Setup of job 770:
// miniCPU
module miniCPU (
    input [17:0] switches,  
    input ligar,       
    input enviar,      
    input clk,         
    input rst_n,       
    output [7:0] LCD_DATA,
    output LCD_RS,
    output LCD_RW,
    output LCD_EN,
    output LCD_ON,
    output LCD_BLON
);
make LEC_CHECK=0 ABC_AREA=1 CAP_MARGIN=0 CORE_MARGIN=2 CORE_UTILIZATION=72 CTS_CLUSTER_DIAMETER=106 PLACE_DENSITY=0.64 SETUP_SLACK_MARGIN=-0.87 SLEW_MARGIN=20 TNS_END_PERCENT=95 finish   # period 11.4 ns
run.sh (not shown) runs the stock make flow with config.mk's settings and CLKGATE_MAP_FILE=.
For job 2263, these inputs were changed with respect to job 770:
==> flow/config.mk <==
export PLATFORM = sky130hd
export DESIGN_NAME = miniCPU
export DESIGN_NICKNAME = miniCPU
export VERILOG_FILES = /design/flow/design.v
export SDC_FILE = /design/flow/constraint.sdc
export NUM_CORES = 4
export LEC_CHECK = 0
export ABC_AREA = 1
export CAP_MARGIN = 20
export CORE_MARGIN = 2
export CORE_UTILIZATION = 72
export CTS_CLUSTER_SIZE = 99
export PLACE_DENSITY_LB_ADDON = 0.05
export SETUP_SLACK_MARGIN = 2.79
export SLEW_MARGIN = 20
==> flow/constraint.sdc <==
create_clock -name core_clock -period 9.45 [get_ports {clk}]
set_input_delay 1.8900 -clock core_clock [delete_from_list [all_inputs] [get_ports {clk}]]
set_output_delay 1.8900 -clock core_clock [all_outputs]
set_load 0.01 [all_outputs]
Results
- Seen in the log of job 2263: GRT-0232 during global routing (5_1_grt), after which the run never completed.
- Changes observed in job 2263 relative to job 770: cell area after synthesis neither gained nor lost much, x dimension of the die roughly the same, chip area in the Yosys report essentially unchanged, post-place instance area now larger, post-synthesis area per instance ~0 delta.
- Compared with job 770, number of placed instances with taps included in job 2263 increased slightly.
- Part of the Yosys area used for sequential elements across job 770 and job 2263: no real change.
- Between job 2263 and job 770, the arithmetic-cell share of the synthesized area counting full adders, half adders and majority gates does not differ in any meaningful way.
Relative to job 2263, the following input files were edited for job 3774:
diff --git a/flow/config.mk b/flow/config.mk
--- a/flow/config.mk
+++ b/flow/config.mk
@@ -10,6 +10,3 @@
 export CORE_MARGIN = 2
-export CORE_UTILIZATION = 72
-export CTS_CLUSTER_SIZE = 99
-export PLACE_DENSITY_LB_ADDON = 0.05
-export SETUP_SLACK_MARGIN = 2.79
+export CORE_UTILIZATION = 61
 export SLEW_MARGIN = 20
==> flow/constraint.sdc <==
create_clock -name core_clock -period 10.5 [get_ports {clk}]
set_input_delay 2.1000 -clock core_clock [delete_from_list [all_inputs] [get_ports {clk}]]
set_output_delay 2.1000 -clock core_clock [all_outputs]
set_load 0.01 [all_outputs]
Results
Number of buffers inserted to repair setup after CTS for job 3774: 142 down relative to job 2263. Looking at cell count after placement, job 3774 sits 101 above job 2263. ~same share of the yosys chip area belonging to registers in job 2263 and job 3774. Looking at die size across both flows, job 3774 is the weaker of the two, with job 2263 ahead. The number of CTS-inserted buffers in job 3774 sits 1 below the value recorded for job 2263. On total half-perimeter wirelength after legalization and detailed placement, job 2263 loses to job 3774. In summary, job 3774 completed successfully, with a layout that passed the timing, DRC and antenna checks. Against job 2263, area of placed instances in job 3774 fell by a few percent.
#### Input delta (job 5686 over job 3774)
diff --git a/flow/config.mk b/flow/config.mk
--- a/flow/config.mk
+++ b/flow/config.mk
@@ -7,6 +7,6 @@
 export LEC_CHECK = 0
-export ABC_AREA = 1
 export CAP_MARGIN = 20
 export CORE_MARGIN = 2
-export CORE_UTILIZATION = 61
+export CORE_UTILIZATION = 40
+export SETUP_SLACK_MARGIN = 0.84
 export SLEW_MARGIN = 20
==> flow/constraint.sdc <==
create_clock -name core_clock -period 12.1 [get_ports {clk}]
set_input_delay 2.4200 -clock core_clock [delete_from_list [all_inputs] [get_ports {clk}]]
set_output_delay 2.4200 -clock core_clock [all_outputs]
set_load 0.01 [all_outputs]
- For job 3774, the dominant kind of combinational cell was simple AND/OR/NAND/NOR gates, unlike job 5686, where it was AND-OR/OR-AND gates.
- Re final worst-path cycle share: job 5686 is 7.2 points down on job 3774.
- Yosys synthesis chip area was higher in job 5686 than in job 3774.
- NOTE: area share of buffers outside the clock network in job 5686 exceeds that of job 3774
- Diff job 3774..job 5686 | number of setup violations in the final report | unchanged
- There was hardly any difference in clock latency on the worst-skew pair between job 5686 and job 3774.
- Adder-cell share of the synthesized area delta for job 5686 relative to job 3774: 0.26 points higher
- Between job 5686 and job 3774, it is job 5686 whose critical path depth is lower, by 27%.
diff inputs: job 5686 => job 582
diff --git a/flow/config.mk b/flow/config.mk
--- a/flow/config.mk
+++ b/flow/config.mk
@@ -7,6 +7,5 @@
 export LEC_CHECK = 0
-export CAP_MARGIN = 20
+export CAP_MARGIN = 40
 export CORE_MARGIN = 2
-export CORE_UTILIZATION = 40
-export SETUP_SLACK_MARGIN = 0.84
+export CORE_UTILIZATION = 72
 export SLEW_MARGIN = 20
==> flow/constraint.sdc <==
create_clock -name core_clock -period 10.5 [get_ports {clk}]
set_input_delay 2.1000 -clock core_clock [delete_from_list [all_inputs] [get_ports {clk}]]
set_output_delay 2.1000 -clock core_clock [all_outputs]
set_load 0.01 [all_outputs]
Results
- Job 582 | stages: all done | timing, DRC, antenna: all pass
- Comparing post-layout instance area for job 5686 and job 582, the bigger number came from job 5686.
- Run comparison: job 5686 worst setup path startpoint switches[9]; job 582 worst setup path startpoint LCD.unsigned_val[13]
- From job 5686 to job 582 the numbers moved as follows: first-pass GRT wire length saw an increase; total power went up.
- Between job 5686 and job 582, worst setup slack decreased.
- Going from job 5686 to job 582, clock skew picked up an extra 0.0054 ns, total wire length after detailed routing now larger.
The following lists how job 1556 was set up differently from job 582:
diff --git a/flow/config.mk b/flow/config.mk
--- a/flow/config.mk
+++ b/flow/config.mk
@@ -7,5 +7,9 @@
 export LEC_CHECK = 0
-export CAP_MARGIN = 40
+export ABC_AREA = 1
+export CAP_MARGIN = 15
 export CORE_MARGIN = 2
 export CORE_UTILIZATION = 72
+export CTS_CLUSTER_DIAMETER = 106
+export SETUP_SLACK_MARGIN = -0.87
 export SLEW_MARGIN = 20
+export TNS_END_PERCENT = 95
==> flow/constraint.sdc <==
create_clock -name core_clock -period 13.8 [get_ports {clk}]
set_input_delay 2.7600 -clock core_clock [delete_from_list [all_inputs] [get_ports {clk}]]
set_output_delay 2.7600 -clock core_clock [all_outputs]
set_load 0.01 [all_outputs]
- Of job 582 and job 1556, the higher global-route usage belongs to job 582.
- Per the comparison of job 1556 with job 582, sequential cell count now sits at about the same level; design area now sits lower; synthesized area now sits lower.
Power and IR drop assume default switching activity.
